<file path="flow/design.v">
module FDIVIDER(
    input  logic ACLK,
    input  logic RESTN,
    output logic SCLK,
    output logic TICK    
);
logic [3:0]count;
assign TICK = (count == 4'd4) && !SCLK;
always_ff@(posedge ACLK)begin
    if(!RESTN)begin
        count <= 0;
        SCLK <= 0;
    end else begin
        if(count == 4'd4)begin
            count <= 0;
            SCLK <= ~SCLK;
        end else begin
            count <= count +1;
        end
    end
end
endmodule
module FIFO_MANAGER(
    input logic Tx_full,
    input logic SS_full,
    input logic Tx_empty,
    input logic SS_empty,
    output logic FREADY_full,
    output logic FREADY_empty
);
always_comb begin : Full_empty_block
    if(Tx_full | SS_full)begin
        FREADY_full = 0;
    end else begin
        FREADY_full = 1;
    end
    if(Tx_empty | SS_empty) begin
        FREADY_empty = 0;
    end else begin
        FREADY_empty = 1;
    end
end
endmodule
module Async_Tx_FIFO #(
    parameter DATA_WIDTH = 32,
    parameter ADDR_WIDTH = 4  
)(
    input  logic [DATA_WIDTH-1:0] data_in,
    input  logic wr_en,
    input  logic rd_en,
    input  logic ACLK,    
    input  logic SCLK,    
    input  logic rst_n,
    output logic [DATA_WIDTH-1:0] data_out,
    output logic empty,
    output logic full
);
    logic [DATA_WIDTH-1:0] mem [0:(1<<ADDR_WIDTH)-1];
    logic [ADDR_WIDTH:0] wr_ptr_bin, rd_ptr_bin;
    logic [ADDR_WIDTH:0] wr_ptr_gry, rd_ptr_gry;
    logic [ADDR_WIDTH:0] wr_ptr_sync1, wr_ptr_sync2;
    logic [ADDR_WIDTH:0] rd_ptr_sync1, rd_ptr_sync2;
    always_ff @(posedge ACLK) begin
        if (!rst_n) begin
            wr_ptr_bin <= 0;
            wr_ptr_gry <= 0;
        end else if (wr_en && !full) begin
            wr_ptr_bin <= wr_ptr_bin + 1;
            wr_ptr_gry <= ((wr_ptr_bin + 1) >> 1) ^ (wr_ptr_bin + 1);
        end
    end
    always_ff @(posedge ACLK) begin
        if (rst_n && wr_en && !full)
            mem[wr_ptr_bin[ADDR_WIDTH-1:0]] <= data_in;
    end
    always_ff @(posedge ACLK) begin
        if (!rst_n) begin
            rd_ptr_bin <= 0;
            rd_ptr_gry <= 0;
            data_out   <= 0;
        end else if (SCLK && rd_en && !empty) begin
            rd_ptr_bin <= rd_ptr_bin + 1;
            rd_ptr_gry <= ((rd_ptr_bin + 1) >> 1) ^ (rd_ptr_bin + 1);
            data_out   <= mem[rd_ptr_bin[ADDR_WIDTH-1:0]];
        end
    end
    always_ff @(posedge ACLK) begin
        if (!rst_n) begin
            wr_ptr_sync1 <= 0;
            wr_ptr_sync2 <= 0;
        end else if (SCLK) begin
            wr_ptr_sync1 <= wr_ptr_gry;
            wr_ptr_sync2 <= wr_ptr_sync1;
        end
    end
    always_ff @(posedge ACLK) begin
        if (!rst_n) begin
            rd_ptr_sync1 <= 0;
            rd_ptr_sync2 <= 0;
        end else begin
            rd_ptr_sync1 <= rd_ptr_gry;
            rd_ptr_sync2 <= rd_ptr_sync1;
        end
    end
    assign empty = (wr_ptr_sync2 == rd_ptr_gry);
    assign full  = (wr_ptr_gry == {~rd_ptr_sync2[ADDR_WIDTH:ADDR_WIDTH-1], rd_ptr_sync2[ADDR_WIDTH-2:0]});
endmodule
module Async_SS_FIFO #(
    parameter DATA_WIDTH = 32,
    parameter ADDR_WIDTH = 4  
)(
    input  logic [DATA_WIDTH-1:0] data_in,
    input  logic wr_en,
    input  logic rd_en,
    input  logic ACLK,    
    input  logic SCLK,    
    input  logic rst_n,
    output logic [DATA_WIDTH-1:0] data_out,
    output logic empty,
    output logic full
);
    logic [DATA_WIDTH-1:0] mem [0:(1<<ADDR_WIDTH)-1];
    logic [ADDR_WIDTH:0] wr_ptr_bin, rd_ptr_bin;
    logic [ADDR_WIDTH:0] wr_ptr_gry, rd_ptr_gry;
    logic [ADDR_WIDTH:0] wr_ptr_sync1, wr_ptr_sync2;
    logic [ADDR_WIDTH:0] rd_ptr_sync1, rd_ptr_sync2;
    always_ff @(posedge ACLK) begin
        if (!rst_n) begin
            wr_ptr_bin <= 0;
            wr_ptr_gry <= 0;
        end else if (wr_en && !full) begin
            wr_ptr_bin <= wr_ptr_bin + 1;
            wr_ptr_gry <= ((wr_ptr_bin + 1) >> 1) ^ (wr_ptr_bin + 1);
        end
    end
    always_ff @(posedge ACLK) begin
        if (rst_n && wr_en && !full)
            mem[wr_ptr_bin[ADDR_WIDTH-1:0]] <= data_in;
    end
    always_ff @(posedge ACLK) begin
        if (!rst_n) begin
            rd_ptr_bin <= 0;
            rd_ptr_gry <= 0;
            data_out   <= 0;
        end else if (SCLK && rd_en && !empty) begin
            rd_ptr_bin <= rd_ptr_bin + 1;
            rd_ptr_gry <= ((rd_ptr_bin + 1) >> 1) ^ (rd_ptr_bin + 1);
            data_out   <= mem[rd_ptr_bin[ADDR_WIDTH-1:0]];
        end
    end
    always_ff @(posedge ACLK) begin
        if (!rst_n) begin
            wr_ptr_sync1 <= 0;
            wr_ptr_sync2 <= 0;
        end else if (SCLK) begin
            wr_ptr_sync1 <= wr_ptr_gry;
            wr_ptr_sync2 <= wr_ptr_sync1;
        end
    end
    always_ff @(posedge ACLK) begin
        if (!rst_n) begin
            rd_ptr_sync1 <= 0;
            rd_ptr_sync2 <= 0;
        end else begin
            rd_ptr_sync1 <= rd_ptr_gry;
            rd_ptr_sync2 <= rd_ptr_sync1;
        end
    end
    assign empty = (wr_ptr_sync2 == rd_ptr_gry);
    assign full  = (wr_ptr_gry == {~rd_ptr_sync2[ADDR_WIDTH:ADDR_WIDTH-1], rd_ptr_sync2[ADDR_WIDTH-2:0]});
endmodule
module AXI_SLAVE(
    input logic ACLK,
    input logic ARESETN,
    input logic [31:0]AWADDR,
    input logic AWVALID,
    output logic AWREADY,
    input logic [31:0]WDATA,
    input logic WVALID,
    output logic WREADY,
    output logic[1:0]BRESP,
    output logic BVALID,
    input logic BREADY,
    input logic FREADY_full,
    output logic wr_en,
    output logic[31:0]Tx_data_out,
    output logic[31:0]SS_data_out
);
 localparam logic [31:0] Tx_address = 32'h0;
 localparam logic [31:0] SS_address = 32'h2;
 typedef enum logic[1:0]{
    IDEAL,
    DECODE,
    EXECUTE
 } state_t;
typedef enum logic{
    START,
    OK
}phase_t;
logic ready;
logic [31:0]data_buffer_1;
logic [31:0]addr_buffr;
state_t state;
phase_t phase;
logic AWalrt;
logic Walrt;
always_ff@(posedge ACLK)begin : AXI_SLAVE
    if(!ARESETN)begin
        wr_en <= 0;
        state <= IDEAL;
        BRESP <= 2'b00;
        BVALID <= 0;
        Tx_data_out <= 0;
        SS_data_out <= 0;
    end else begin
        wr_en <= 0;
        case(state)
            IDEAL: begin
                BRESP <= 2'b00;
                if(ready) begin
                    state <= DECODE;
                end
            end
            DECODE:begin
                BRESP <= 2'b00;
                case(addr_buffr)
                    Tx_address: begin
                        Tx_data_out <= data_buffer_1;
                        BRESP <= 2'b00;
                    end
                    SS_address: begin
                        SS_data_out <= data_buffer_1;
                        BRESP <= 2'b00;
                    end
                    default: begin
                        BRESP <= 2'b10;
                    end
                endcase
                if(BVALID & BREADY) begin
                    BVALID <= 0;
                    state <= EXECUTE;
                end else begin
                    BVALID <= 1;
                end
            end
            EXECUTE:begin
                BVALID <= 0;
                wr_en <= (addr_buffr == Tx_address);  
                state <= IDEAL;
                BRESP <= 2'b00;
            end
            default: state <= IDEAL;
        endcase
    end
end
always_ff@(posedge ACLK)begin : handshake_block
    if(!ARESETN)begin
        phase <= START;
        ready <= 0;
        AWalrt <= 0;
        Walrt <= 0;
    end else begin
        case(phase)
            START:begin
                if(AWVALID & AWREADY) begin
                    AWalrt <= 1;  
                    addr_buffr <= AWADDR;
                 end
                if(WVALID & WREADY)begin
                    Walrt <= 1;     
                    data_buffer_1 <= WDATA;
                end
                if(AWalrt & Walrt) begin    
                ready <= 1; 
                phase <= OK;
                end
            end
            OK:begin
                ready <= 0;
                AWalrt <= 0;
                Walrt <= 0;
                if(BVALID & BREADY) begin  
                    phase <= START; 
                end
            end
        endcase
    end
end
always_comb begin : ready_block
    if(FREADY_full && (phase == START) && (state == IDEAL) && !wr_en)begin
        AWREADY = !AWalrt;
        WREADY = !Walrt;
    end else begin
        AWREADY = 0;
        WREADY = 0;
    end
end
endmodule
module DATA_BUFFER(
    input logic[31:0] din_1,
    input logic[31:0]din_2,
    input logic go,
    input logic ACLK,
    input logic SCLK,
    input logic ARESETN,
    input logic SRESP,
    output logic DREADY,
    output logic [33:0]dout
);
typedef enum logic[2:0]{
    IDEAL,
    WAIT_FIFO,
    FETCH,
    CONCATENATE,
    VALIDATE
} state_t;
logic [31:0] SS_buffer_1;
logic [1:0] SS_buffer_2;
state_t state;
always_ff@(posedge ACLK) begin : data_fetch_block
    if(!ARESETN)begin
        state <= IDEAL;
        DREADY <= 0;
    end else if(SCLK) begin
        case(state)
            IDEAL:begin
                DREADY <= 0;
                if(go) begin
                    state <= WAIT_FIFO;
                end
            end
            WAIT_FIFO: begin
                state <= FETCH;
            end
            FETCH:begin
                SS_buffer_1 <= din_1;
                SS_buffer_2 <= din_2[1:0];
                state <= CONCATENATE;
            end
            CONCATENATE:begin
                dout <= {SS_buffer_2,SS_buffer_1};
                state <= VALIDATE;
                DREADY <= 1;
            end
            VALIDATE:begin
                if(DREADY & SRESP)begin
                    state <= IDEAL;
                end
            end
            default: state <= IDEAL;
        endcase
    end
end
endmodule
module SPI_MASTER(
    input logic ACLK,
    input logic FSCLK,
    input logic FTICK,
    input logic ARESETN,
    input logic FREADY_empty,
    input logic DREADY,
    input logic [33:0] din,
    output logic go,
    output logic SRESP,
    output logic rd_en,
    output logic[1:0]SS,
    output logic MOSI,
    output logic SCLK,
    input logic MISO
);
typedef enum logic[2:0]{
    IDEAL,
    WAIT_FIFO,
    FETCH,
    START,
    DONE,
    VALIDATE
} state_t;
logic [5:0]count;
logic [31:0] data_buffer_3;
logic [1:0] data_buffer_4;
state_t state;
assign SCLK = (state == START && count != 6'd0) ? FSCLK : 0;
always_ff@(posedge ACLK) begin : main_FSM_block
    if(!ARESETN)begin
        state <= IDEAL;
        count <= 0;
        rd_en <= 0;
        go <= 0;
        SRESP <= 0;
        SS <= 0;
        MOSI <= 0;
    end else if(FTICK) begin
        case(state)
            IDEAL:begin
                go <= 0;
                if(FREADY_empty)begin
                    go <= 1;
                    rd_en <= 1;
                    state <= WAIT_FIFO;
                    count <= 0;
                end
            end
            WAIT_FIFO:begin
                rd_en <= 0;
                go <= 0;
                state <=FETCH;
            end
            FETCH:begin
                if(DREADY) begin
                    data_buffer_3 <= din[31:0];
                    data_buffer_4 <= din[33:32];
                    SS <= din[33:32];
                    state <= START;
                end
            end
            START:begin
                if(count == 6'd32) begin
                    state <= DONE;
                end else begin
                    if(DREADY) begin
                        MOSI <= data_buffer_3[31];
                        data_buffer_3 <= {data_buffer_3[30:0],1'b0};
                        count <= count +1;
                    end
                end
            end
            DONE: begin
                SRESP <= 1;
                state <= VALIDATE;
            end
            VALIDATE:begin
                SRESP <= 0;
                state <= IDEAL;
            end
            default: state <= IDEAL;
        endcase
    end
end
endmodule
module Module_Wrapper (
    input logic ACLK,
    input logic ARESETN,
    input  logic [31:0] AWADDR,
    input  logic AWVALID,
    output logic AWREADY,
    input  logic [31:0] WDATA,
    input  logic WVALID,
    output logic WREADY,
    output logic [1:0] BRESP,
    output logic BVALID,
    input  logic BREADY,
    output logic [1:0] SS,
    output logic MOSI,
    output logic SCLK,
    input  logic MISO
);
    logic sclk_int, sclk_tick;
    logic fready_full, fready_empty;
    logic wr_en, rd_en;
    logic [31:0] tx_data_bus, ss_data_bus;
    logic [31:0] fifo_tx_out, fifo_ss_out;
    logic [33:0] data_to_master;
    logic go, dready, sresp;
    logic tx_full, tx_empty, ss_full, ss_empty;
    FDIVIDER fdiv_inst (
        .ACLK(ACLK),
        .RESTN(ARESETN),
        .SCLK(sclk_int),
        .TICK(sclk_tick)
    );
    AXI_SLAVE axi_inst (
        .ACLK(ACLK),
        .ARESETN(ARESETN),
        .AWADDR(AWADDR), .AWVALID(AWVALID), .AWREADY(AWREADY),
        .WDATA(WDATA), .WVALID(WVALID), .WREADY(WREADY),
        .BRESP(BRESP), .BVALID(BVALID), .BREADY(BREADY),
        .FREADY_full(fready_full),
        .wr_en(wr_en),
        .Tx_data_out(tx_data_bus),
        .SS_data_out(ss_data_bus)
    );
    Async_Tx_FIFO tx_fifo_inst (
        .ACLK(ACLK),
        .SCLK(sclk_tick),
        .rst_n(ARESETN),
        .data_in(tx_data_bus),
        .wr_en(wr_en),
        .rd_en(rd_en),
        .data_out(fifo_tx_out),
        .full(tx_full),
        .empty(tx_empty)
    );
    Async_SS_FIFO ss_fifo_inst (
        .ACLK(ACLK),
        .SCLK(sclk_tick),
        .rst_n(ARESETN),
        .data_in(ss_data_bus),
        .wr_en(wr_en),
        .rd_en(rd_en),
        .data_out(fifo_ss_out),
        .full(ss_full),
        .empty(ss_empty)
    );
    FIFO_MANAGER fifo_mgmt_inst (
        .Tx_full(tx_full), .SS_full(ss_full),
        .Tx_empty(tx_empty), .SS_empty(ss_empty),
        .FREADY_full(fready_full), .FREADY_empty(fready_empty)
    );
    DATA_BUFFER dbuff_inst (
        .din_1(fifo_tx_out), .din_2(fifo_ss_out),
        .go(go), .ACLK(ACLK), .SCLK(sclk_tick), .ARESETN(ARESETN),
        .SRESP(sresp), .DREADY(dready),
        .dout(data_to_master)
    );
    SPI_MASTER master_inst (
        .ACLK(ACLK), .FSCLK(sclk_int), .FTICK(sclk_tick), .ARESETN(ARESETN),
        .FREADY_empty(fready_empty),
        .DREADY(dready), .din(data_to_master),
        .go(go), .SRESP(sresp), .rd_en(rd_en),
        .SS(SS), .MOSI(MOSI), .SCLK(SCLK), .MISO(MISO)
    );
endmodule
</file>
<file path="flow/run.sh">
#!/bin/bash
# the make line also repeats each setting of config.mk as NAME=value (left out here)
make -C /OpenROAD-flow-scripts/flow DESIGN_CONFIG=/design/flow/config.mk WORK_HOME=/design/flow/orfs CLKGATE_MAP_FILE= finish
</file>
<file path="flow/config.mk">
export PLATFORM = sky130hd
export DESIGN_NAME = Module_Wrapper
export DESIGN_NICKNAME = Module_Wrapper
export VERILOG_FILES = /design/flow/design.v
export SDC_FILE = /design/flow/constraint.sdc
export NUM_CORES = 4
export LEC_CHECK = 0
export CAP_MARGIN = 20
export CORE_MARGIN = 2
export CORE_UTILIZATION = 70
export SETUP_SLACK_MARGIN = 0.7
export SLEW_MARGIN = 20
</file>
<file path="flow/constraint.sdc">
create_clock -name core_clock -period 2.68 [get_ports {ACLK}]
set_input_delay 0.5360 -clock core_clock [delete_from_list [all_inputs] [get_ports {ACLK}]]
set_output_delay 0.5360 -clock core_clock [all_outputs]
set_load 0.01 [all_outputs]
</file>
==> results of run 1 <==
## metrics by stage
step                power [W]  instance area (um2)  hold slack, ns  worst slack (ns)
detailed placement     0.0156                36100           0.405             0.376
global route           0.0283                41300           0.426             0.101
floorplan              0.0154                34200           0.400             0.197
CTS                    0.0275                39700           0.417             0.141
global placement       0.0156                36100           0.402             0.450
finish                 0.0278                41300           0.419             0.171
## layout make-up
| class | instances | area [um2] | area share [%] |
|---|---|---|---|
| Timing Repair Buffer | 265 | 3670 | 8.91 |
| Sequential cell | 895 | 25000 | 60.7 |
| Tap cell | 615 | 769 | 1.86 |
| Clock inverter | 35 | 405 | 0.982 |
| Antenna cell | 1 | 2.50 | 0.00606 |
| Multi-Input combinational cell | 894 | 8900 | 21.6 |
| Clock buffer | 123 | 2420 | 5.87 |
| Inverter | 12 | 45.0 | 0.109 |
## repair_timing
action	in CTS	in global routing
setup buffers	25	42
setup endpoints to repair	619	562
pin swaps	15	26
resized	94	94
gates cloned	9	34
## routing by layer
layer	share of wire, %	global-route usage [%]
met1	36	44.0
met2	50	51.8
met3	9.9	5.48
met4	4.4	9.91
met5	0	0
==> impl_metrics.yaml, run 1 <==
# physical design summary
clock_tree:
  clock_latency_ns: 0.65
  clkSlewWorstSetupHoldPaths_ns: 0.07
  cts_hold_buf: 0
  cts_tree: "done"
  cts.sinks: 895
  cts_buffers: 85
  cts_root_buffer: "clkbuf_16"
  h-tree-depth: 3
  clock_path_buffers: 3
setup_path:
  path_class: "register to output pin"
  rr_endpoint: "axi_inst.Tx_data_out[4]"
  crit_slowest_cell: "dfxtp_2"
  crit_buf_inv: 2
  path_depth: 7
  startpoint: "ss_fifo_inst.wr_ptr_gry[4]"
  crit_end: "AWREADY"
  r2r_slack_ns: 0.28
  crit_required_ns: 2.14
  crit_path_max_incr_delay_ns: 0.33
  worstSetupStartpointType: "register"
  crit_path_max_fanout: 2
  cp.arrival_ns: 1.97
  worstRegToRegCells: 9
  endpoint_kind: "output pin"
  crit_chain: "xor2_1, nand3_2, o211ai_1, o21bai_4, buf_6, nor2_2, buf_2"
  reg2reg_from: "axi_inst.addr_buffr[18]"
  crit_family: "AND-OR/OR-AND gates"
sta:
  setup_viol: 0
  finClkSkew_ns: 0.0246
  maxSlewViolCount: 0
  layout_worst_path_cycle_share_pct: 93.6
  setup_tns_ns: 0
  timing.final.crit_period_ns: 2.51
  max_clock_freq_mhz: 399
  slew_headroom_pct: 53.0
  worstMarginPinSlew_ns: 0.705
  hold_viol: 0
  rsz0062_at_grt: "true"
logic_synthesis:
  synth-area-yosys_um2: 33900
  synthDistinctLibCells: 61
  top_cell_area_share_pct: 62.8
  ys_sh_adder_pct: 0.517
  ys_warn_count: 7
  synthArstFlopShare_pct: 0
  avgSynthCellArea_um2: 17.7
  ys_cells: 1913
  edf_count: 708
  synthAoiAreaFrac_pct: 4.26
  ys_sh_xor_pct: 1.27
  simple_gate_share_pct: 5.59
  area_leaders: "edfxtp_1, dfxtp_1, mux4_2"
  synth_nets: 1997
  ys.flop_type: "edfxtp_1"
  ys_sh_mux_pct: 12.9
  yosys.stat.seqShare_pct: 73.9
  yosysMostFrequentCell: "edfxtp_1"
  top_area_cell: "edfxtp_1"
  syn_inst: 1913
  numSynthFlops: 895
  common_cells: "edfxtp_1, dfxtp_1, mux4_2, nand2_1, mux2i_1"
  synth.logic.top_family: "multiplexers"
  netlist_area_um2: 33900
placed_design:
  dp_hpwl_um: 39200
  dp_cells: 2571
  io_buffers: 76
  place_congestion: 0.746
floorplanning:
  die_w_um: 224
  die_area_um2: 50100
  io_pins: 79
  core_um2: 47700
  fp.dieH_um: 224
  rows: 80
  fp_util_pct: 70.9
hold_path:
  hold_path_depth: 0
  hp-class: "register to register"
  holdPathEnd: "dbuff_inst.dout[9]"
  hold_start: "dbuff_inst.SS_buffer_1[9]"
pwr:
  powerClk_w: 0.0123
  powerComb_w: 0.000488
  switching_share_pct: 19.9
  power-top-group: "sequential cells"
  pwr-share-clk_pct: 44.4
  pg_seq_w: 0.0150
  p_switching_w: 0.00554
  vdd_drop_max_v: 0.000926
  p_seq_share_pct: 53.9
  combPwrFrac_pct: 1.8
  p_leak_nw: 13.5
  p_per_area_nw_per_um2: 673
  internal-power_w: 0.0222
detailed_routing:
  drt_wl_total_um: 90700
  dr_total_vias: 19300
  detail_route.wl_per_cell_um: 31.9
  drc: 0
  ant_nets: 0
  vias_per_cell: 6.80
  drt_iter0_drc: 2297
  dr.pass1.iters: 5
layout:
  n_fill_cell: 1929
  nets: 2237
  fin_util_pct: 86.4
  stdcell_count: 2840
  area_delta_synth_final_pct: 21.9
status:
  status: "no timing/DRC/antenna violations"
global_routing:
  grt_pass1_wl_um: 114000
  grt_usage_pct: 31.5
  grt_overflow_total: 0
  antenna_found_initial: 0
  grt_pass1_vias: 18400
  grt_max_degree: 62
flow_run:
  maxCapViolations: 0
  tool_warnings: 40
==> run 2, diff against run 1 <==
ABC_AREA = 1   (was not set)
CAP_MARGIN = 40   (was 20)
CELL_PAD_IN_SITES_DETAIL_PLACEMENT = 0   (was not set)
CORE_ASPECT_RATIO = 0.89   (was not set)
CORE_UTILIZATION = 72   (was 70)
CTS_CLUSTER_DIAMETER = 188   (was not set)
CTS_CLUSTER_SIZE = 15   (was not set)
GPL_ROUTABILITY_DRIVEN = 0   (was not set)
MAX_ROUTING_LAYER = met5   (was not set)
PLACE_DENSITY_LB_ADDON = 0.06   (was not set)
SETUP_SLACK_MARGIN = 0.69   (was 0.7)
TNS_END_PERCENT = 80   (was not set)
clock period = 2.35 ns   (was 2.68 ns; I/O delays follow)
==> impl_metrics.yaml, run 2 <==
# physical design summary
status:
  status: "failed layout checks"
  failed_checks: "negative setup slack"
global_routing:
  grt_max_degree: 113
  grt_usage_pct: 35.6
  grt_pass1_vias: 23500
  top_usage_layer: "met2"
  grt_pass1_wl_um: 133000
  antenna_found_initial: 1
  met3_usage_pct: 7.96
  met2_usage_pct: 57.1
  met1_usage_pct: 46.6
  grt_overflow_total: 0
flow_run:
  maxCapViolations: 0
  tool_warnings: 39
setup_path:
  rr_endpoint: "tx_fifo_inst.data_out[0]"
  crit_end: "tx_fifo_inst.data_out[0]"
  crit_top_cell: "nor2_1"
  crit_path_max_incr_delay_ns: 0.62
  crit_family: "AND-OR/OR-AND gates"
  r2r_slack_ns: -0.12
  crit_path_max_fanout: 20
  crit_slowest_cell: "o21ai_0"
  crit_required_ns: 2.88
  startpoint: "tx_fifo_inst.rd_ptr_bin[0]"
  crit_chain: "buf_12, clkinv_16, buf_4, o21ai_0, o211ai_1, nand3_1, nand2_1, nor2_1, nor2_1"
  worstSetupStartpointType: "register"
  cp.arrival_ns: 3.00
  crit_buf_inv: 3
  worstRegToRegCells: 9
  reg2reg_from: "tx_fifo_inst.rd_ptr_bin[0]"
  path_depth: 9
  endpoint_kind: "register"
  path_class: "register to register"
pwr:
  powerComb_w: 0.000508
  pwr-share-clk_pct: 39.0
  p_leak_nw: 15.5
  power-top-group: "sequential cells"
  p_per_area_nw_per_um2: 690
  p_seq_share_pct: 59.3
  combPwrFrac_pct: 1.8
  pg_seq_w: 0.0171
  vdd_drop_max_v: 0.000689
  switching_share_pct: 20.6
  internal-power_w: 0.0229
  powerClk_w: 0.0112
  p_switching_w: 0.00593
logic_synthesis:
  numSynthFlops: 895
  edf_count: 708
  common_cells: "edfxtp_1, nor2_1, nand2_1, o21ai_0, dfxtp_1"
  synthArstFlopShare_pct: 0
  top_cell_area_share_pct: 61.2
  ys_sh_xor_pct: 0.934
  simple_gate_share_pct: 13.4
  area_leaders: "edfxtp_1, dfxtp_1, nor2_1"
  ys.flop_type: "edfxtp_1"
  netlist_area_um2: 34700
  ys_sh_adder_pct: 0.505
  synthDistinctLibCells: 45
  ys_cells: 2977
  avgSynthCellArea_um2: 11.7
  synth-area-yosys_um2: 34700
  synth_nets: 3061
  synth.logic.top_family: "simple AND/OR/NAND/NOR gates"
  ys_warn_count: 7
  ys_sh_mux_pct: 0
  yosysMostFrequentCell: "edfxtp_1"
  synthAoiAreaFrac_pct: 9.03
  yosys.stat.seqShare_pct: 72.0
  syn_inst: 2977
  top_area_cell: "edfxtp_1"
clock_tree:
  cts_buffers: 69
  clkSlewWorstSetupHoldPaths_ns: 0.07
  h-tree-depth: 3
  clock_path_buffers: 3
  cts_tree: "done"
  clock_latency_ns: 0.65
  cts.sinks: 895
  cts_root_buffer: "clkbuf_16"
detailed_routing:
  diodes: 0
  vias_per_cell: 6.78
  drt_wl_total_um: 108000
  dr.pass1.iters: 11
  drt_iter0_drc: 4779
  detail_route.wl_per_cell_um: 28.1
  dr_total_vias: 26100
  ant_nets: 0
  drc: 0
floorplanning:
  die_area_um2: 50000
  core_um2: 47400
  fp.dieH_um: 211
  fp_util_pct: 73.2
  rows: 75
  die_w_um: 237
  io_pins: 79
sta:
  finClkSkew_ns: 0.0432
  maxSlewViolCount: 0
  max_clock_freq_mhz: 405
  worstMarginPinSlew_ns: 0.741
  setup_viol: 15
  slew_headroom_pct: 50.6
  layout_setup_ws_ns: -0.122
  rsz0062_at_grt: "true"
  timing.final.crit_period_ns: 2.47
  layout_worst_path_cycle_share_pct: 105
  hold_ws_ns: 0.379
  hold_viol: 0
hold_path:
  hp-class: "primary input to register"
  holdPathEnd: "axi_inst.data_buffer_1[22]"
  hold_start: "WDATA[22]"
  hold_path_depth: 1
placed_design:
  pre_cts_ws_ns: 0.189
  io_buffers: 76
  dp_hpwl_um: 43700
layout:
  nets: 3265
  area_delta_synth_final_pct: 20.4
[run 2: layout make-up]
type	instances	area (um2)
clock inverters	2	16.3
well taps	616	771
repair buffers	300	4440
clock buffers	119	1960
flip-flops and latches	895	25000
inverters	145	606
repair inverters	3	31.3
fillers	1846	5610
multi-input cells	1767	8930
[run 2: through the flow]
stage               utilization, %  instance area, um2  power (W)  cells  setup TNS (ns)
floorplan                        -               34900     0.0176   2977           -1.47
global placement              77.6               36800     0.0179   3584               0
detailed placement            77.6               36800     0.0179   3584               0
CTS                           84.9               40200     0.0284   3769               0
global route                  88.2               41800     0.0293   3847          -0.221
finish                        88.2               41800     0.0288   3847          -0.299
[run 2: repair_timing]
action,4_1_cts,5_1_grt
pin swaps,22,31
buffers inserted,42,42
endpoints found under the setup margin,832,850
resized,181,112
gates cloned,22,36
hold buffers,0,0
hold endpoints to repair,0,0
[run 2: per-layer routing]
layer	wire length (um)	part of all wire (%)
met5	0	0
met4	9280	8.6
met3	16200	15
met2	48800	45
met1	33800	31
==> run 3, diff against run 2 <==
ABC_AREA = not set   (was 1)
CAP_MARGIN = 20   (was 40)
CELL_PAD_IN_SITES_DETAIL_PLACEMENT = not set   (was 0)
CORE_ASPECT_RATIO = not set   (was 0.89)
CORE_UTILIZATION = 40   (was 72)
CTS_CLUSTER_DIAMETER = not set   (was 188)
CTS_CLUSTER_SIZE = 27   (was 15)
GPL_ROUTABILITY_DRIVEN = not set   (was 0)
GPL_TIMING_DRIVEN = 0   (was not set)
HOLD_SLACK_MARGIN = -0.03   (was not set)
MAX_ROUTING_LAYER = met4   (was met5)
MIN_ROUTING_LAYER = met2   (was not set)
PLACE_DENSITY_LB_ADDON = 0.01   (was 0.06)
SETUP_SLACK_MARGIN = -0.05   (was 0.69)
TNS_END_PERCENT = not set   (was 80)
clock period = 2.54 ns   (was 2.35 ns; I/O delays follow)
==> impl_metrics.yaml, run 3 <==
# physical design summary
status:
  status: "no timing/DRC/antenna violations"
logic_synthesis:
  synthArstFlopShare_pct: 0
  synthDistinctLibCells: 61
  common_cells: "edfxtp_1, dfxtp_1, mux4_2, nand2_1, mux2i_1"
  ys_warn_count: 7
  netlist_area_um2: 33900
  ys_sh_xor_pct: 1.27
  edf_count: 708
  ys.flop_type: "edfxtp_1"
  avgSynthCellArea_um2: 17.7
  synth_nets: 1997
  ys_sh_adder_pct: 0.517
  top_cell_area_share_pct: 62.8
  numSynthFlops: 895
  simple_gate_share_pct: 5.59
  synthAoiAreaFrac_pct: 4.26
  ys_cells: 1913
  synth-area-yosys_um2: 33900
  syn_inst: 1913
  top_area_cell: "edfxtp_1"
  synth.logic.top_family: "multiplexers"
  yosysMostFrequentCell: "edfxtp_1"
  ys_sh_mux_pct: 12.9
  yosys.stat.seqShare_pct: 73.9
  area_leaders: "edfxtp_1, dfxtp_1, mux4_2"
global_routing:
  grt_pass1_wl_um: 123000
  antenna_found_initial: 0
  grt_pass1_vias: 26500
  grt_usage_pct: 30.3
  grt_overflow_total: 0
  grt_max_degree: 33
hold_path:
  hold_start: "WDATA[20]"
  hp-class: "primary input to register"
  holdPathEnd: "axi_inst.data_buffer_1[20]"
  hold_path_depth: 1
setup_path:
  crit_path_max_incr_delay_ns: 0.34
  cp.arrival_ns: 1.97
  endpoint_kind: "output pin"
  worstSetupStartpointType: "register"
  crit_required_ns: 2.03
  rr_endpoint: "tx_fifo_inst.data_out[3]"
  crit_path_max_fanout: 3
  crit_chain: "xor2_1, nand3_2, o211ai_1, o21bai_4, nor2_1, clkdlybuf4s15_1"
  path_depth: 6
  path_class: "register to output pin"
  worstRegToRegCells: 6
  crit_end: "WREADY"
  crit_family: "AND-OR/OR-AND gates"
  startpoint: "ss_fifo_inst.wr_ptr_gry[4]"
  reg2reg_from: "tx_fifo_inst.rd_ptr_bin[2]"
  crit_buf_inv: 1
  crit_slowest_cell: "dfxtp_2"
  r2r_slack_ns: 0.07
clock_tree:
  h-tree-depth: 3
  clock_latency_ns: 0.66
  cts_buffers: 98
  cts.sinks: 895
  clkSlewWorstSetupHoldPaths_ns: 0.06
  clock_path_buffers: 3
  cts_tree: "done"
  cts_root_buffer: "clkbuf_16"
  cts_hold_buf: 0
pwr:
  powerClk_w: 0.0143
  powerComb_w: 0.000468
  power-top-group: "sequential cells"
  finalPower_w: 0.0306
  pg_seq_w: 0.0158
  combPwrFrac_pct: 1.5
  p_per_area_nw_per_um2: 748
  p_switching_w: 0.00629
  internal-power_w: 0.0243
  p_leak_nw: 13.3
  vdd_drop_max_v: 0.000537
  pwr-share-clk_pct: 46.9
  switching_share_pct: 20.6
  p_seq_share_pct: 51.6
sta:
  worstMarginPinSlew_ns: 1.09
  setup_tns_ns: 0
  hold_viol: 0
  maxSlewViolCount: 0
  finClkSkew_ns: 0.0204
  setup_viol: 0
  layout_worst_path_cycle_share_pct: 97.7
  timing.final.crit_period_ns: 2.48
  hold_ws_ns: 0.402
  slew_headroom_pct: 27.2
  max_clock_freq_mhz: 403
layout:
  comb_area_um2: 8620
  area_delta_synth_final_pct: 20.9
  n_fill_cell: 7062
  regArea_um2: 25000
  nets: 2256
  final_area_um2: 40900
detailed_routing:
  dr_total_vias: 22700
  vias_per_cell: 6.69
  detail_route.wl_per_cell_um: 24.6
  dr.pass1.iters: 8
  drc: 0
  ant_nets: 0
  drt_iter0_drc: 2679
  drt_wl_total_um: 83700
floorplanning:
  io_pins: 79
  core_um2: 83700
  die_w_um: 295
  fp_util_pct: 40.5
  fp.dieH_um: 295
  rows: 106
  die_area_um2: 87000
flow_run:
  tool_warnings: 37
  maxCapViolations: 0
placed_design:
  placed_area_um2: 37100
  dp_hpwl_um: 54700
  place_congestion: 0.794
  io_buffers: 76
run 3: repair_timing:
item / 4_1_cts / 5_1_grt
pin swaps: 13 / 12
buffers inserted: 21 / 14
gates resized: 87 / 59
setup endpoints to repair: 396 / 252
run 3: per-layer routing:
metal	GRT usage, %	vias up	wire length [um]
li1	-	7918	-
met1	-	8095	0
met2	33.8	6376	44000
met3	40.9	326	36400
met4	5.00	0	3200
met5	-	-	0
run 3: cell type report:
cell class / count / area share, %
flip-flops and latches: 895 / 61.1
multi-input cells: 894 / 21.1
clock buffers: 136 / 6.74
repair buffers: 163 / 4.71
well taps: 1134 / 3.47
plain buffers: 108 / 1.49
clock inverters: 49 / 1.26
inverters: 12 / 0.110
diodes: 3 / 0.0183
run 3: stage by stage:
stage	std cells	utilization (%)	setup WS, ns
2_1_floorplan	1913	-	-0.311
3_3_place_gp	3123	43.3	-2.75
3_5_place_dp	3175	44.3	-1.13
4_1_cts	3379	48.6	-0.104
5_1_grt	3391	48.9	-0.0435
6_report	3394	48.9	0.0591
==> run 4, diff against run 3 <==
CORE_UTILIZATION = 72   (was 40)
CTS_CLUSTER_DIAMETER = 80   (was not set)
CTS_CLUSTER_SIZE = not set   (was 27)
GPL_TIMING_DRIVEN = not set   (was 0)
HOLD_SLACK_MARGIN = not set   (was -0.03)
MAX_ROUTING_LAYER = not set   (was met4)
MIN_ROUTING_LAYER = not set   (was met2)
PLACE_DENSITY_LB_ADDON = 0.25   (was 0.01)
SETUP_SLACK_MARGIN = -0.1   (was -0.05)
SLEW_MARGIN = 40   (was 20)
clock period = 2.14 ns   (was 2.54 ns; I/O delays follow)
==> impl_metrics.yaml, run 4 <==
# physical design summary
status:
  status: "failed layout checks"
  failed_checks: "negative setup slack"
pwr:
  pg_seq_w: 0.0188
  power-top-group: "sequential cells"
  finalPower_w: 0.0347
  vdd_drop_max_v: 0.000886
  p_seq_share_pct: 54.0
  switching_share_pct: 20.1
  powerComb_w: 0.000534
  internal-power_w: 0.0277
  combPwrFrac_pct: 1.5
  p_leak_nw: 12.7
  powerClk_w: 0.0154
  p_switching_w: 0.00698
  p_per_area_nw_per_um2: 877
  pwr-share-clk_pct: 44.5
logic_synthesis:
  synthArstFlopShare_pct: 0
  synth-area-yosys_um2: 33900
  ys_cells: 1913
  ys.flop_type: "edfxtp_1"
  syn_inst: 1913
  ys_sh_mux_pct: 12.9
  yosys.stat.seqShare_pct: 73.9
  simple_gate_share_pct: 5.59
  synth.logic.top_family: "multiplexers"
  avgSynthCellArea_um2: 17.7
  common_cells: "edfxtp_1, dfxtp_1, mux4_2, nand2_1, mux2i_1"
  ys_warn_count: 7
  yosysMostFrequentCell: "edfxtp_1"
  top_area_cell: "edfxtp_1"
  synthAoiAreaFrac_pct: 4.26
  edf_count: 708
  synthDistinctLibCells: 61
  ys_sh_xor_pct: 1.27
  ys_sh_adder_pct: 0.517
  area_leaders: "edfxtp_1, dfxtp_1, mux4_2"
  numSynthFlops: 895
  synth_nets: 1997
  top_cell_area_share_pct: 62.8
  netlist_area_um2: 33900
sta:
  timing.final.crit_period_ns: 2.41
  maxSlewViolCount: 0
  worstMarginPinSlew_ns: 0.778
  setup_viol: 343
  layout_setup_ws_ns: -0.274
  setup_tns_ns: -22.99
  slew_headroom_pct: 48.1
  layout_worst_path_cycle_share_pct: 113
  rsz0062_at_grt: "true"
  hold_viol: 0
  finClkSkew_ns: 0.0292
  max_clock_freq_mhz: 414
layout:
  n_fill_cell: 1825
  stdcell_count: 2745
  fin_util_pct: 85.2
  nets: 2153
  area_delta_synth_final_pct: 16.9
clock_tree:
  clock_path_buffers: 3
  cts.sinks: 895
  cts_tree: "done"
  clock_latency_ns: 0.63
  cts_hold_buf: 0
  clkSlewWorstSetupHoldPaths_ns: 0.06
  h-tree-depth: 3
  cts_buffers: 84
  cts_root_buffer: "clkbuf_16"
setup_path:
  worstSetupStartpointType: "register"
  worstRegToRegCells: 8
  endpoint_kind: "register"
  startpoint: "axi_inst.addr_buffr[25]"
  reg2reg_from: "axi_inst.addr_buffr[25]"
  crit_path_max_fanout: 8
  crit_path_max_incr_delay_ns: 0.46
  crit_chain: "nor4_4, nand4_1, buf_6, nor4b_4, buf_6, buf_16, mux2i_4, nor2b_1"
  cp.arrival_ns: 2.92
  r2r_slack_ns: -0.27
  path_depth: 8
  crit_slowest_cell: "edfxtp_1"
  crit_end: "axi_inst.Tx_data_out[1]"
  crit_family: "simple AND/OR/NAND/NOR gates"
  path_class: "register to register"
  crit_top_cell: "buf_6"
  crit_required_ns: 2.65
  rr_endpoint: "axi_inst.Tx_data_out[1]"
  crit_buf_inv: 3
floorplanning:
  io_pins: 79
  fp.dieH_um: 221
  die_w_um: 221
  rows: 79
  core_um2: 46500
  fp_util_pct: 72.9
  die_area_um2: 48800
placed_design:
  dp_cells: 2580
  io_buffers: 76
  dp_hpwl_um: 40900
  place_congestion: 0.765
  pre_cts_ws_ns: -0.105
hold_path:
  hp-class: "primary input to register"
  holdPathEnd: "master_inst.state[0]"
  hold_start: "ARESETN"
  hold_path_depth: 3
global_routing:
  grt_usage_pct: 33.9
  antenna_found_initial: 1
  grt_pass1_vias: 19200
  grt_pass1_wl_um: 122000
  grt_overflow_total: 0
  grt_max_degree: 75
detailed_routing:
  dr.pass1.iters: 5
  ant_nets: 0
  drt_iter0_drc: 2601
  diodes: 0
  detail_route.wl_per_cell_um: 32.1
  drt_wl_total_um: 88200
  dr_total_vias: 19300
  vias_per_cell: 7.05
  drc: 0
flow_run:
  maxCapViolations: 0
  tool_warnings: 38
[run 4: area by class of cell]
type                    count  area (um2)  area share (%)
flip-flops and latches    895       25000            63.2
multi-input cells         894        8790            22.2
clock buffers             121        2410            6.08
repair buffers            182        2160            5.47
well taps                 607         759            1.92
clock inverters            34         387           0.977
inverters                  12        45.0           0.114
[run 4: per-stage QoR]
step                hold WS (ns)  instance area, um2
floorplan                  0.400               34200
global placement           0.401               36400
detailed placement         0.407               36400
CTS                        0.237               39300
global route               0.285               39600
finish                     0.259               39600
[run 4: timing repair]
action | in CTS | in global routing
pin swaps | 7 | 7
endpoints found under the setup margin | 35 | 36
gates resized | 27 | 40
gates cloned | 2 | 2
buffers inserted | 4 | 2
[run 4: layer usage]
layer,share of wire [%],track usage [%],vias to the layer above
li1,-,-,7722
met1,34,45.2,9680
met2,50,55.9,1644
met3,11,6.40,296
met4,5.0,14.5,0
met5,0,0,-
==> run 5, diff against run 4 <==
ABC_AREA = 1   (was not set)
CAP_MARGIN = 40   (was 20)
CELL_PAD_IN_SITES_DETAIL_PLACEMENT = 0   (was not set)
CTS_CLUSTER_DIAMETER = 397   (was 80)
CTS_CLUSTER_SIZE = 15   (was not set)
GPL_ROUTABILITY_DRIVEN = 0   (was not set)
HOLD_SLACK_MARGIN = 0.29   (was not set)
MAX_ROUTING_LAYER = met5   (was not set)
PLACE_DENSITY_LB_ADDON = 0.06   (was 0.25)
SETUP_SLACK_MARGIN = -0.09   (was -0.1)
SLEW_MARGIN = 20   (was 40)
TNS_END_PERCENT = 80   (was not set)
==> impl_metrics.yaml, run 5 <==
# physical design summary
layout:
  n_fill_cell: 2609
  final_area_um2: 38800
  area_delta_synth_final_pct: 11.7
  nets: 3129
  stdcell_count: 3705
  regArea_um2: 25000
  comb_area_um2: 8500
placed_design:
  dp_cells: 3583
  dp_hpwl_um: 43300
  pre_cts_ws_ns: -0.195
  io_buffers: 76
  placed_area_um2: 36700
floorplanning:
  fp_util_pct: 72.9
  die_w_um: 224
  core_um2: 47600
  rows: 80
  io_pins: 79
  fp.dieH_um: 224
  die_area_um2: 50000
pwr:
  pwr-share-clk_pct: 38.3
  powerClk_w: 0.0120
  p_per_area_nw_per_um2: 806
  finalPower_w: 0.0313
  p_switching_w: 0.00607
  combPwrFrac_pct: 1.7
  pg_seq_w: 0.0187
  p_seq_share_pct: 60.0
  switching_share_pct: 19.4
  internal-power_w: 0.0252
  p_leak_nw: 14.2
  power-top-group: "sequential cells"
  powerComb_w: 0.000537
  vdd_drop_max_v: 0.000793
setup_path:
  crit_path_max_fanout: 3
  crit_slowest_cell: "dfxtp_2"
  reg2reg_from: "tx_fifo_inst.wr_ptr_gry[2]"
  path_depth: 8
  startpoint: "ss_fifo_inst.wr_ptr_gry[1]"
  worstRegToRegCells: 8
  cp.arrival_ns: 1.92
  crit_required_ns: 1.71
  path_class: "register to output pin"
  worstSetupStartpointType: "register"
  crit_path_max_incr_delay_ns: 0.34
  crit_chain: "inv_2, or2_0, nand3_1, nor2_2, nand3b_1, buf_4, nor2_4, buf_6"
  r2r_slack_ns: 0.07
  crit_buf_inv: 3
  endpoint_kind: "output pin"
  crit_family: "simple AND/OR/NAND/NOR gates"
  crit_end: "WREADY"
  rr_endpoint: "tx_fifo_inst.mem[10][19]"
clock_tree:
  clock_latency_ns: 0.63
  cts_root_buffer: "clkbuf_16"
  cts_tree: "done"
  h-tree-depth: 3
  clkSlewWorstSetupHoldPaths_ns: 0.07
  cts_buffers: 69
  clock_path_buffers: 3
  cts.sinks: 895
hold_path:
  hold_path_depth: 1
  hold_start: "WDATA[18]"
  hp-class: "primary input to register"
  holdPathEnd: "axi_inst.data_buffer_1[18]"
detailed_routing:
  diodes: 0
  drt_iter0_drc: 2606
  drc: 0
  dr.pass1.iters: 6
  ant_nets: 0
  dr_total_vias: 22600
  vias_per_cell: 6.11
  drt_wl_total_um: 76500
  detail_route.wl_per_cell_um: 20.7
sta:
  finClkSkew_ns: 0.0239
  layout_setup_ws_ns: -0.211
  maxSlewViolCount: 0
  timing.final.crit_period_ns: 2.35
  slew_headroom_pct: 58.3
  rsz0062_at_grt: "true"
  max_clock_freq_mhz: 425
  setup_viol: 2
  layout_worst_path_cycle_share_pct: 110
  hold_viol: 0
  worstMarginPinSlew_ns: 0.625
flow_run:
  tool_warnings: 38
  maxCapViolations: 0
global_routing:
  antenna_found_initial: 0
  grt_max_degree: 82
  grt_overflow_total: 0
  grt_pass1_vias: 21900
  grt_usage_pct: 30.9
  grt_pass1_wl_um: 117000
logic_synthesis:
  numSynthFlops: 895
  top_area_cell: "edfxtp_1"
  netlist_area_um2: 34700
  ys_sh_xor_pct: 0.934
  yosysMostFrequentCell: "edfxtp_1"
  synth_nets: 3061
  area_leaders: "edfxtp_1, dfxtp_1, nor2_1"
  synth.logic.top_family: "simple AND/OR/NAND/NOR gates"
  ys_sh_mux_pct: 0
  edf_count: 708
  ys.flop_type: "edfxtp_1"
  synth-area-yosys_um2: 34700
  ys_cells: 2977
  avgSynthCellArea_um2: 11.7
  synthAoiAreaFrac_pct: 9.03
  top_cell_area_share_pct: 61.2
  yosys.stat.seqShare_pct: 72.0
  synthArstFlopShare_pct: 0
  syn_inst: 2977
  synthDistinctLibCells: 45
  ys_warn_count: 7
  common_cells: "edfxtp_1, nor2_1, nand2_1, o21ai_0, dfxtp_1"
  ys_sh_adder_pct: 0.505
  simple_gate_share_pct: 13.4
status:
  status: "failed layout checks"
  failed_checks: "negative setup slack"
-- run 5: timing repair --
action / CTS / global route
endpoints found under the setup margin: 483 / 342
gates resized: 18 / 11
endpoints found under the hold margin: 3 / 0
buffers inserted: 2 / 3
hold buffers: 1 / 0
pin swaps: 2 / 6
-- run 5: per-layer routing --
layer	routed length (um)	share of wire [%]	global-route usage [%]	vias to the layer above
met5	0	0	0	-
met4	2410	3.2	12.1	0
met3	7070	9.2	5.08	183
met2	37500	49	50.8	1154
met1	29500	39	42.2	10800
li1	-	-	-	10500
-- run 5: metrics by stage --
| step | hold WS [ns] | utilization, % | setup TNS (ns) |
|---|---|---|---|
| 6_report | 0.357 | 81.4 | -0.362 |
| 5_1_grt | 0.338 | 81.4 | -2.71 |
| 4_1_cts | 0.335 | 81.3 | -5.47 |
| 3_5_place_dp | 0.405 | 77.0 | -72.34 |
| 3_3_place_gp | 0.401 | 77.0 | -90.20 |
| 2_1_floorplan | 0.390 | - | -33.40 |
-- run 5: area by class of cell --
class	instances	area share, %
Sequential cell	895	64.5
Timing Repair Buffer	167	4.99
Tap cell	615	1.98
Multi-Input combinational cell	1767	21.9
Inverter	145	1.43
Clock inverter	5	0.129
Clock buffer	111	5.02
==> run 6, diff against run 5 <==
ABC_AREA = not set   (was 1)
CAP_MARGIN = 20   (was 40)
CELL_PAD_IN_SITES_DETAIL_PLACEMENT = 2   (was 0)
CELL_PAD_IN_SITES_GLOBAL_PLACEMENT = 3   (was not set)
CORE_ASPECT_RATIO = 0.57   (was not set)
CORE_MARGIN = 6   (was 2)
CORE_UTILIZATION = 48   (was 72)
CTS_CLUSTER_DIAMETER = 34   (was 397)
CTS_CLUSTER_SIZE = 51   (was 15)
GPL_TIMING_DRIVEN = 1   (was not set)
HOLD_SLACK_MARGIN = not set   (was 0.29)
MAX_ROUTING_LAYER = met4   (was met5)
PLACE_DENSITY_LB_ADDON = not set   (was 0.06)
SETUP_SLACK_MARGIN = 1.59   (was -0.09)
SLEW_MARGIN = 0   (was 20)
TNS_END_PERCENT = 95   (was 80)
clock period = 7.0 ns   (was 2.14 ns; I/O delays follow)
==> impl_metrics.yaml, run 6 <==
# physical design summary
logic_synthesis:
  top_cell_area_share_pct: 62.8
  synthDistinctLibCells: 61
  ys_sh_mux_pct: 12.9
  avgSynthCellArea_um2: 17.7
  numSynthFlops: 895
  edf_count: 708
  ys_cells: 1913
  syn_inst: 1913
  yosys.stat.seqShare_pct: 73.9
  area_leaders: "edfxtp_1, dfxtp_1, mux4_2"
  common_cells: "edfxtp_1, dfxtp_1, mux4_2, nand2_1, mux2i_1"
  netlist_area_um2: 33900
  ys.flop_type: "edfxtp_1"
  simple_gate_share_pct: 5.59
  synth.logic.top_family: "multiplexers"
  yosysMostFrequentCell: "edfxtp_1"
  synth_nets: 1997
  ys_warn_count: 7
  ys_sh_xor_pct: 1.27
  synthArstFlopShare_pct: 0
  top_area_cell: "edfxtp_1"
  synth-area-yosys_um2: 33900
  ys_sh_adder_pct: 0.517
  synthAoiAreaFrac_pct: 4.26
setup_path:
  cp.arrival_ns: 2.78
  endpoint_kind: "output pin"
  startpoint: "ss_fifo_inst.wr_ptr_gry[0]"
  crit_chain: "xnor2_1, nand3_1, o211ai_1, o21bai_1, nor2_1, clkdlybuf4s50_1"
  crit_buf_inv: 1
  crit_path_max_fanout: 6
  path_class: "register to output pin"
  path_depth: 6
  worstSetupStartpointType: "register"
  crit_slowest_cell: "clkdlybuf4s50_1"
  worstRegToRegCells: 8
  r2r_slack_ns: 3.69
  crit_end: "AWREADY"
  crit_family: "AND-OR/OR-AND gates"
  reg2reg_from: "fdiv_inst.count[0]"
  rr_endpoint: "tx_fifo_inst.data_out[3]"
  crit_path_max_incr_delay_ns: 0.50
  crit_required_ns: 5.60
pwr:
  combPwrFrac_pct: 1.2
  switching_share_pct: 22.7
  p_seq_share_pct: 48.7
  vdd_drop_max_v: 0.000287
  powerClk_w: 0.00589
  pwr-share-clk_pct: 50.1
  p_per_area_nw_per_um2: 297
  pg_seq_w: 0.00572
  internal-power_w: 0.00908
  finalPower_w: 0.0118
  powerComb_w: 0.000137
  p_leak_nw: 12.5
  p_switching_w: 0.00267
  power-top-group: "clock"
floorplanning:
  fp_util_pct: 49.3
  core_um2: 68700
  io_pins: 79
  fp.dieH_um: 213
  die_w_um: 364
  die_area_um2: 77300
  rows: 72
hold_path:
  hp-class: "register to register"
  hold_path_depth: 0
  hold_start: "dbuff_inst.SS_buffer_1[1]"
  holdPathEnd: "dbuff_inst.dout[1]"
sta:
  max_clock_freq_mhz: 239
  setup_viol: 0
  timing.final.crit_period_ns: 4.18
  maxSlewViolCount: 0
  finClkSkew_ns: 0.0310
  worstMarginPinSlew_ns: 1.00
  hold_viol: 0
  slew_headroom_pct: 33.2
  layout_worst_path_cycle_share_pct: 59.7
  rsz0062_at_grt: "false"
  setup_tns_ns: 0
global_routing:
  grt_pass1_vias: 20400
  grt_max_degree: 98
  grt_pass1_wl_um: 145000
  antenna_found_initial: 5
  grt_usage_pct: 26.7
  grt_overflow_total: 0
detailed_routing:
  drc: 0
  detail_route.wl_per_cell_um: 33.0
  drt_wl_total_um: 100000
  dr_total_vias: 18400
  vias_per_cell: 6.05
  dr.pass1.iters: 5
  ant_nets: 0
  drt_iter0_drc: 1582
clock_tree:
  cts_setup_buffers: 0
  cts_hold_buf: 0
  postCtsResizedCells: 0
  h-tree-depth: 3
  cts_root_buffer: "clkbuf_16"
  clock_path_buffers: 3
  cts.sinks: 895
  clock_latency_ns: 0.70
  cts_tree: "done"
  clkSlewWorstSetupHoldPaths_ns: 0.07
  cts_buffers: 107
placed_design:
  dp_cells: 2841
  io_buffers: 76
  dp_hpwl_um: 54100
flow_run:
  tool_warnings: 38
  maxCapViolations: 0
layout:
  area_delta_synth_final_pct: 16.7
  nets: 2109
  stdcell_count: 3047
status:
  status: "no timing/DRC/antenna violations"
## run 6: final cells by class
class / count / area, um2
Fill cell: 5741 / 29200
Sequential cell: 895 / 25000
Multi-Input combinational cell: 894 / 8480
Clock buffer: 120 / 2780
Tap cell: 925 / 1160
Timing Repair Buffer: 115 / 1060
Clock inverter: 84 / 966
Inverter: 12 / 45.0
Antenna cell: 2 / 5.00
## run 6: layer usage
metal | vias up | track usage [%] | routed length, um
li1 | 7702 | - | -
met1 | 9952 | 35.6 | 43000
met2 | 642 | 43.2 | 49600
met3 | 153 | 4.88 | 5640
met4 | 0 | 7.03 | 2290
met5 | - | - | 0
## run 6: metrics by stage
stage                     util (%)  area [um2]  hold slack (ns)  setup slack [ns]
after floorplan                  -       33900            0.400              2.19
after global placement        52.0       35800            0.401              3.05
after detailed placement      52.0       35800            0.409              2.97
after CTS                     57.5       39500            0.420              2.75
after global routing          57.5       39500            0.434              2.61
final                         57.5       39500            0.419              2.82
==> run 7, diff against run 6 <==
CELL_PAD_IN_SITES_DETAIL_PLACEMENT = not set   (was 2)
CELL_PAD_IN_SITES_GLOBAL_PLACEMENT = not set   (was 3)
CORE_ASPECT_RATIO = not set   (was 0.57)
CORE_MARGIN = 2   (was 6)
CORE_UTILIZATION = 72   (was 48)
CTS_CLUSTER_DIAMETER = 396   (was 34)
CTS_CLUSTER_SIZE = 20   (was 51)
GPL_ROUTABILITY_DRIVEN = not set   (was 0)
GPL_TIMING_DRIVEN = not set   (was 1)
MAX_ROUTING_LAYER = not set   (was met4)
SETUP_SLACK_MARGIN = 0.29   (was 1.59)
SLEW_MARGIN = 20   (was 0)
TNS_END_PERCENT = not set   (was 95)
clock period = 2.14 ns   (was 7.0 ns; I/O delays follow)
==> impl_metrics.yaml, run 7 <==
# physical design summary
setup_path:
  crit_family: "flip-flops"
  cp.arrival_ns: 2.02
  r2r_slack_ns: -0.27
  path_class: "register to output pin"
  crit_required_ns: 1.71
  crit_path_max_fanout: 3
  reg2reg_from: "tx_fifo_inst.wr_ptr_gry[1]"
  crit_slowest_cell: "dfxtp_1"
  path_depth: 5
  endpoint_kind: "output pin"
  crit_end: "WREADY"
  startpoint: "tx_fifo_inst.wr_ptr_gry[1]"
  crit_buf_inv: 1
  crit_path_max_incr_delay_ns: 0.38
  worstSetupStartpointType: "register"
  rr_endpoint: "tx_fifo_inst.mem[10][1]"
  crit_chain: "xnor2_1, nand2_2, o21bai_4, nor2_1, buf_2"
  worstRegToRegCells: 9
hold_path:
  hold_start: "WDATA[13]"
  hp-class: "primary input to register"
  hold_path_depth: 1
  holdPathEnd: "axi_inst.data_buffer_1[13]"
flow_run:
  tool_warnings: 42
  maxCapViolations: 0
layout:
  nets: 2314
  stdcell_count: 2880
  fin_util_pct: 90.9
  regArea_um2: 25000
  n_fill_cell: 1381
  comb_area_um2: 9220
  area_delta_synth_final_pct: 24.8
logic_synthesis:
  yosys.stat.seqShare_pct: 73.9
  synth_nets: 1997
  common_cells: "edfxtp_1, dfxtp_1, mux4_2, nand2_1, mux2i_1"
  yosysMostFrequentCell: "edfxtp_1"
  synthAoiAreaFrac_pct: 4.26
  numSynthFlops: 895
  edf_count: 708
  ys_sh_mux_pct: 12.9
  synth-area-yosys_um2: 33900
  synthArstFlopShare_pct: 0
  ys_sh_xor_pct: 1.27
  simple_gate_share_pct: 5.59
  top_area_cell: "edfxtp_1"
  area_leaders: "edfxtp_1, dfxtp_1, mux4_2"
  ys_sh_adder_pct: 0.517
  avgSynthCellArea_um2: 17.7
  ys_warn_count: 7
  top_cell_area_share_pct: 62.8
  syn_inst: 1913
  ys.flop_type: "edfxtp_1"
  netlist_area_um2: 33900
  ys_cells: 1913
  synthDistinctLibCells: 61
  synth.logic.top_family: "multiplexers"
sta:
  slew_headroom_pct: 52.1
  hold_viol: 0
  finClkSkew_ns: 0.0421
  max_clock_freq_mhz: 408
  setup_viol: 538
  worstMarginPinSlew_ns: 0.717
  rsz0062_at_grt: "true"
  layout_worst_path_cycle_share_pct: 115
  maxSlewViolCount: 0
  timing.final.crit_period_ns: 2.45
  layout_setup_ws_ns: -0.311
global_routing:
  grt_pass1_vias: 19200
  antenna_found_initial: 6
  grt_max_degree: 69
  grt_usage_pct: 35.7
  grt_pass1_wl_um: 127000
  grt_overflow_total: 0
clock_tree:
  clock_path_buffers: 3
  cts_buffers: 50
  cts.sinks: 895
  clock_latency_ns: 0.67
  cts_tree: "done"
  cts_root_buffer: "clkbuf_16"
  clkSlewWorstSetupHoldPaths_ns: 0.10
  h-tree-depth: 2
floorplanning:
  io_pins: 79
  fp.dieH_um: 221
  die_area_um2: 48800
  core_um2: 46500
  fp_util_pct: 72.9
  die_w_um: 221
  rows: 79
detailed_routing:
  detail_route.wl_per_cell_um: 39.8
  ant_nets: 0
  drt_iter0_drc: 3570
  drt_wl_total_um: 115000
  drc: 0
  dr.pass1.iters: 7
  vias_per_cell: 7.53
  dr_total_vias: 21700
pwr:
  p_per_area_nw_per_um2: 704
  finalPower_w: 0.0297
  switching_share_pct: 21.2
  pg_seq_w: 0.0187
  pwr-share-clk_pct: 35.2
  power-top-group: "sequential cells"
  internal-power_w: 0.0234
  p_switching_w: 0.00629
  combPwrFrac_pct: 1.9
  p_leak_nw: 13.9
  powerClk_w: 0.0105
  powerComb_w: 0.000557
  vdd_drop_max_v: 0.00116
  p_seq_share_pct: 63.0
status:
  status: "failed layout checks"
  failed_checks: "negative setup slack"
placed_design:
  dp_hpwl_um: 40900
  pre_cts_ws_ns: -0.0577
  place_congestion: 0.768
  dp_cells: 2598
  io_buffers: 76
-- run 7: final cells by class --
class                      instances  area share [%]
clock inverter                     3          0.0829
sequential                       895            59.3
inverter                          12           0.107
multi-input combinational        894            21.8
antenna                            3          0.0178
clock buffer                      89            3.36
timing repair buffer             377            13.5
tap                              607            1.80
-- run 7: metal layers --
| metal | wire length (um) | share of wire (%) | up-vias | GRT usage (%) |
|---|---|---|---|---|
| li1 | - | - | 8057 | - |
| met1 | 33600 | 29 | 10500 | 47.1 |
| met2 | 52700 | 46 | 2352 | 60.0 |
| met3 | 16000 | 14 | 730 | 6.39 |
| met4 | 12300 | 11 | 6 | 14.7 |
| met5 | 36 | 0.031 | - | 0 |
-- run 7: stage by stage --
step           TNS, ns  hold slack [ns]  area, um2
2_1_floorplan  -103.32            0.400      34200
3_3_place_gp         0            0.401      36600
3_5_place_dp   -0.0859            0.405      36600
6_report        -54.46            0.333      42200
5_1_grt         -52.11            0.332      42200
4_1_cts         -0.267            0.306      40100
-- run 7: repair_timing --
action / 4_1_cts / 5_1_grt
cloned: 33 / 40
buffers inserted: 59 / 55
pin swaps: 34 / 56
hold buffers: 0 / 0
setup endpoints to repair: 720 / 776
resized: 154 / 199
==> run 8, diff against run 7 <==
CELL_PAD_IN_SITES_DETAIL_PLACEMENT = 1   (was not set)
CELL_PAD_IN_SITES_GLOBAL_PLACEMENT = 0   (was not set)
CORE_MARGIN = 7   (was 2)
CORE_UTILIZATION = 47   (was 72)
CTS_CLUSTER_DIAMETER = 356   (was 396)
CTS_CLUSTER_SIZE = not set   (was 20)
GPL_ROUTABILITY_DRIVEN = 0   (was not set)
MIN_ROUTING_LAYER = met2   (was not set)
SETUP_SLACK_MARGIN = not set   (was 0.29)
clock period = 2.64 ns   (was 2.14 ns; I/O delays follow)
==> impl_metrics.yaml, run 8 <==
# physical design summary
setup_path:
  path_class: "register to output pin"
  path_depth: 5
  worstRegToRegCells: 6
  reg2reg_from: "tx_fifo_inst.wr_ptr_gry[4]"
  crit_path_max_incr_delay_ns: 0.40
  startpoint: "master_inst.count[0]"
  worstSetupStartpointType: "register"
  crit_chain: "inv_1, ha_1, nor4b_2, a21oi_1, dlygate4sd2_1"
  crit_end: "SCLK"
  crit_buf_inv: 2
  rr_endpoint: "tx_fifo_inst.mem[8][22]"
  crit_family: "flip-flops"
  cp.arrival_ns: 2.00
  crit_required_ns: 2.11
  crit_path_max_fanout: 5
  crit_slowest_cell: "dfxtp_1"
  endpoint_kind: "output pin"
  r2r_slack_ns: 0.20
sta:
  setup_viol: 0
  slew_headroom_pct: 40.1
  rsz0062_at_grt: "false"
  hold_ws_ns: 0.330
  layout_worst_path_cycle_share_pct: 95.9
  max_clock_freq_mhz: 395
  finClkSkew_ns: 0.0219
  timing.final.crit_period_ns: 2.53
  worstMarginPinSlew_ns: 0.890
  hold_viol: 0
  maxSlewViolCount: 0
logic_synthesis:
  top_area_cell: "edfxtp_1"
  simple_gate_share_pct: 5.59
  synth_nets: 1997
  ys_sh_adder_pct: 0.517
  synthAoiAreaFrac_pct: 4.26
  avgSynthCellArea_um2: 17.7
  numSynthFlops: 895
  top_cell_area_share_pct: 62.8
  synth-area-yosys_um2: 33900
  netlist_area_um2: 33900
  ys_cells: 1913
  ys_sh_mux_pct: 12.9
  ys.flop_type: "edfxtp_1"
  ys_warn_count: 7
  ys_sh_xor_pct: 1.27
  synthDistinctLibCells: 61
  area_leaders: "edfxtp_1, dfxtp_1, mux4_2"
  yosysMostFrequentCell: "edfxtp_1"
  common_cells: "edfxtp_1, dfxtp_1, mux4_2, nand2_1, mux2i_1"
  edf_count: 708
  syn_inst: 1913
  synth.logic.top_family: "multiplexers"
  synthArstFlopShare_pct: 0
  yosys.stat.seqShare_pct: 73.9
clock_tree:
  cts_hold_buf: 0
  h-tree-depth: 3
  cts.sinks: 895
  cts_buffers: 93
  clock_path_buffers: 3
  cts_tree: "done"
  clock_latency_ns: 0.64
  clkSlewWorstSetupHoldPaths_ns: 0.06
  cts_root_buffer: "clkbuf_16"
layout:
  area_delta_synth_final_pct: 17.1
  nets: 2140
  n_fill_cell: 6401
  final_area_um2: 39700
status:
  status: "no timing/DRC/antenna violations"
pwr:
  pwr-share-clk_pct: 46.1
  switching_share_pct: 19.9
  internal-power_w: 0.0231
  p_switching_w: 0.00574
  powerComb_w: 0.000368
  combPwrFrac_pct: 1.3
  pg_seq_w: 0.0152
  p_seq_share_pct: 52.6
  finalPower_w: 0.0289
  powerClk_w: 0.0133
  p_leak_nw: 12.7
  vdd_drop_max_v: 0.000532
  p_per_area_nw_per_um2: 728
  power-top-group: "sequential cells"
detailed_routing:
  dr_total_vias: 22500
  diodes: 0
  drc: 0
  dr.pass1.iters: 6
  ant_nets: 0
  drt_iter0_drc: 3077
  vias_per_cell: 7.29
  drt_wl_total_um: 77100
  detail_route.wl_per_cell_um: 25.0
global_routing:
  grt_max_degree: 42
  grt_usage_pct: 28.6
  grt_pass1_vias: 27000
  grt_pass1_wl_um: 118000
  antenna_found_initial: 0
  grt_overflow_total: 0
floorplanning:
  die_w_um: 282
  rows: 98
  die_area_um2: 79700
  io_pins: 79
  fp.dieH_um: 282
  core_um2: 71400
  fp_util_pct: 47.4
placed_design:
  placed_area_um2: 36500
  io_buffers: 76
  dp_hpwl_um: 43800
hold_path:
  hold_path_depth: 2
  hp-class: "primary input to register"
  hold_start: "ARESETN"
  holdPathEnd: "fdiv_inst.SCLK"
flow_run:
  tool_warnings: 36
  maxCapViolations: 0
[run 8: per-layer routing]
metal	vias up	global-route usage [%]	wire (um)
met1	7890	-	0
li1	7687	-	-
met3	406	37.7	30600
met2	6511	36.2	42500
met4	8	4.46	3870
met5	-	2.50	156
[run 8: layout make-up]
cell class / instances / area [um2] / share of cell area [%]
Clock inverter: 49 / 488 / 1.23
Clock buffer: 125 / 2610 / 6.59
Multi-Input combinational cell: 894 / 8550 / 21.6
Tap cell: 950 / 1190 / 3.00
Timing Repair Buffer: 160 / 1750 / 4.42
Inverter: 12 / 45.0 / 0.114
Sequential cell: 895 / 25000 / 63.1
[run 8: what timing repair did]
action                                  4_1_cts  5_1_grt
pin swaps                                     0        2
resized                                       7        8
endpoints found under the setup margin        3        2
buffers inserted                              0        1
[run 8: through the flow]
| stage | setup slack [ns] | TNS, ns | utilization, % | instances |
|---|---|---|---|---|
| floorplan | -0.211 | -25.99 | - | 1913 |
| detailed placement | 0.328 | 0 | 51.2 | 2910 |
| global route | 0.0252 | 0 | 55.6 | 3085 |
| global placement | 0.397 | 0 | 51.2 | 2910 |
| CTS | 0.00428 | 0 | 55.5 | 3084 |
| finish | 0.108 | 0 | 55.6 | 3085 |
Power figures rest on the tool's default switching activity, not on a simulated workload.
